red:
Design ALU_Top, start of the top module:
module ALU_Top #(parameter Data_In_Width = 16)
(
    input   wire            [Data_In_Width-1 : 0]    A ,      
    input   wire            [Data_In_Width-1 : 0]    B ,      
    input   wire                          [3 : 0]    ALU_FUN,   
    input   wire                                     CLK,
    input   wire                                     RST,
    output  wire      [(2*Data_In_Width)-1 : 0]      Arith_OUT,   
    output  wire                                     Arith_Flag,
    output  wire            [Data_In_Width-1 : 0]    Logic_OUT, 
    output  wire                                     Logic_Flag,
    output  wire                          [1 : 0]    CMP_OUT,
    output  wire                                     CMP_Flag,
    output  wire            [Data_In_Width-1 : 0]    Shift_OUT, 
    output  wire                                     Shift_Flag
);
Size: about 5,900 cells after synthesis, about 70 flip-flops, ~0.044 sq mm of cells after synthesis.
export LEC_CHECK = 0
export CAP_MARGIN = 15
export CORE_MARGIN = 2
export CORE_UTILIZATION = 65
export CTS_CLUSTER_SIZE = 51
export MAX_ROUTING_LAYER = met4
export SLEW_MARGIN = 35
create_clock -name core_clock -period 78.0 [get_ports {CLK}]
run.sh (not shown) runs the stock make flow with config.mk's settings and CLKGATE_MAP_FILE=.
Flow for red halted at 5_1_grt, error code GRT-0232.
Here is what was changed in the inputs of blue compared with red.
--- a/flow/config.mk
+++ b/flow/config.mk
@@ -7,7 +7,7 @@
 export LEC_CHECK = 0
-export CAP_MARGIN = 15
+export CAP_MARGIN = 40
+export CELL_PAD_IN_SITES_GLOBAL_PLACEMENT = 0
 export CORE_MARGIN = 2
-export CORE_UTILIZATION = 65
-export CTS_CLUSTER_SIZE = 51
-export MAX_ROUTING_LAYER = met4
-export SLEW_MARGIN = 35
+export CORE_UTILIZATION = 60
+export SLEW_MARGIN = 20
+export TNS_END_PERCENT = 5
==> flow/constraint.sdc <==
create_clock -name core_clock -period 73.3 [get_ports {CLK}]
set_input_delay 14.6600 -clock core_clock [delete_from_list [all_inputs] [get_ports {CLK}]]
set_output_delay 14.6600 -clock core_clock [all_outputs]
set_load 0.01 [all_outputs]
Results
The higher half-perimeter wire length after placement came out of blue.
What red reported for number of setup buffers added after CTS has to be multiplied by 2.2 to get the figure for blue.
blue never completed, since it errored out during 5_1_grt.
As far as synthesized area divided by synthesized cell count goes, blue and red are indistinguishable; the numbers are identical.
From blue to red, post-synthesis sequential element count did not move at all.
Edits applied to the flow inputs when going from blue to green:
--- a/flow/config.mk
+++ b/flow/config.mk
@@ -8,5 +8,6 @@
 export CAP_MARGIN = 40
-export CELL_PAD_IN_SITES_GLOBAL_PLACEMENT = 0
+export CELL_PAD_IN_SITES_GLOBAL_PLACEMENT = 1
 export CORE_MARGIN = 2
-export CORE_UTILIZATION = 60
+export CORE_UTILIZATION = 56
+export PLACE_DENSITY_LB_ADDON = 0.03
 export SLEW_MARGIN = 20
==> results <==
- Changes observed in green relative to blue: floorplan core density went down 4.4 points; worst slack at placement went up 0.21 ns; post-synthesis compound-gate area fraction held.
- Taking blue as the reference, in green number of placed instances, taps included rose about 1.1%, global placement routability congestion higher, number of buffers added to fix hold violations after cts did not really move, number of gates resized after CTS dropped 75%.
- STATUS run=green STAGES=ALL_DONE FINAL_CHECKS=FAILED CAUSE=setup timing
Inputs modified between green and orange:
--- a/flow/config.mk
+++ b/flow/config.mk
@@ -7,8 +7,5 @@
 export LEC_CHECK = 0
-export CAP_MARGIN = 40
-export CELL_PAD_IN_SITES_GLOBAL_PLACEMENT = 1
+export CAP_MARGIN = 20
 export CORE_MARGIN = 2
-export CORE_UTILIZATION = 56
-export PLACE_DENSITY_LB_ADDON = 0.03
+export CORE_UTILIZATION = 40
 export SLEW_MARGIN = 20
-export TNS_END_PERCENT = 5
==> flow/constraint.sdc <==
create_clock -name core_clock -period 85.0 [get_ports {CLK}]
set_input_delay 17.0000 -clock core_clock [delete_from_list [all_inputs] [get_ports {CLK}]]
set_output_delay 17.0000 -clock core_clock [all_outputs]
set_load 0.01 [all_outputs]
Results
- orange: full flow OK, the timing, DRC and antenna checks passed
- Diff green -> orange: data arrival time of the worst path went up, worst setup slack went up 7.16 ns, minimum hold slack picked up an extra 2.32 ns.
- Row count (green / orange): 0.844
- orange — met1 usage 11 points lower, green as reference
- Taking orange over green, the global-route wire length before repair ratio works out to 0.924.
- Taking green over orange, the net total in the final layout ratio works out to 1.17.
- Routed wire in orange totals less than in green.
- orange — final critical-path share of the clock period 9.3 points lower, green as reference
Relative to orange, the following input files were edited for purple:
--- a/flow/config.mk
+++ b/flow/config.mk
@@ -7,5 +7,14 @@
 export LEC_CHECK = 0
+export ABC_AREA = 1
 export CAP_MARGIN = 20
+export CELL_PAD_IN_SITES_GLOBAL_PLACEMENT = 1
 export CORE_MARGIN = 2
-export CORE_UTILIZATION = 40
-export SLEW_MARGIN = 20
+export CORE_UTILIZATION = 41
+export CTS_CLUSTER_DIAMETER = 72
+export CTS_CLUSTER_SIZE = 61
+export GPL_TIMING_DRIVEN = 0
+export HOLD_SLACK_MARGIN = 0.27
+export MIN_ROUTING_LAYER = met1
+export SETUP_SLACK_MARGIN = 5.0
+export SLEW_MARGIN = 0
+export TNS_END_PERCENT = 75
### Flow results
- purple: all stages complete, timing, DRC and antenna checks passed
- From orange to purple the numbers moved as follows: final cell count rose by 630, clock slew seen by the registers of the worst setup and hold paths fell by 0.02 ns, finished layout cell area rose by 5.3%.
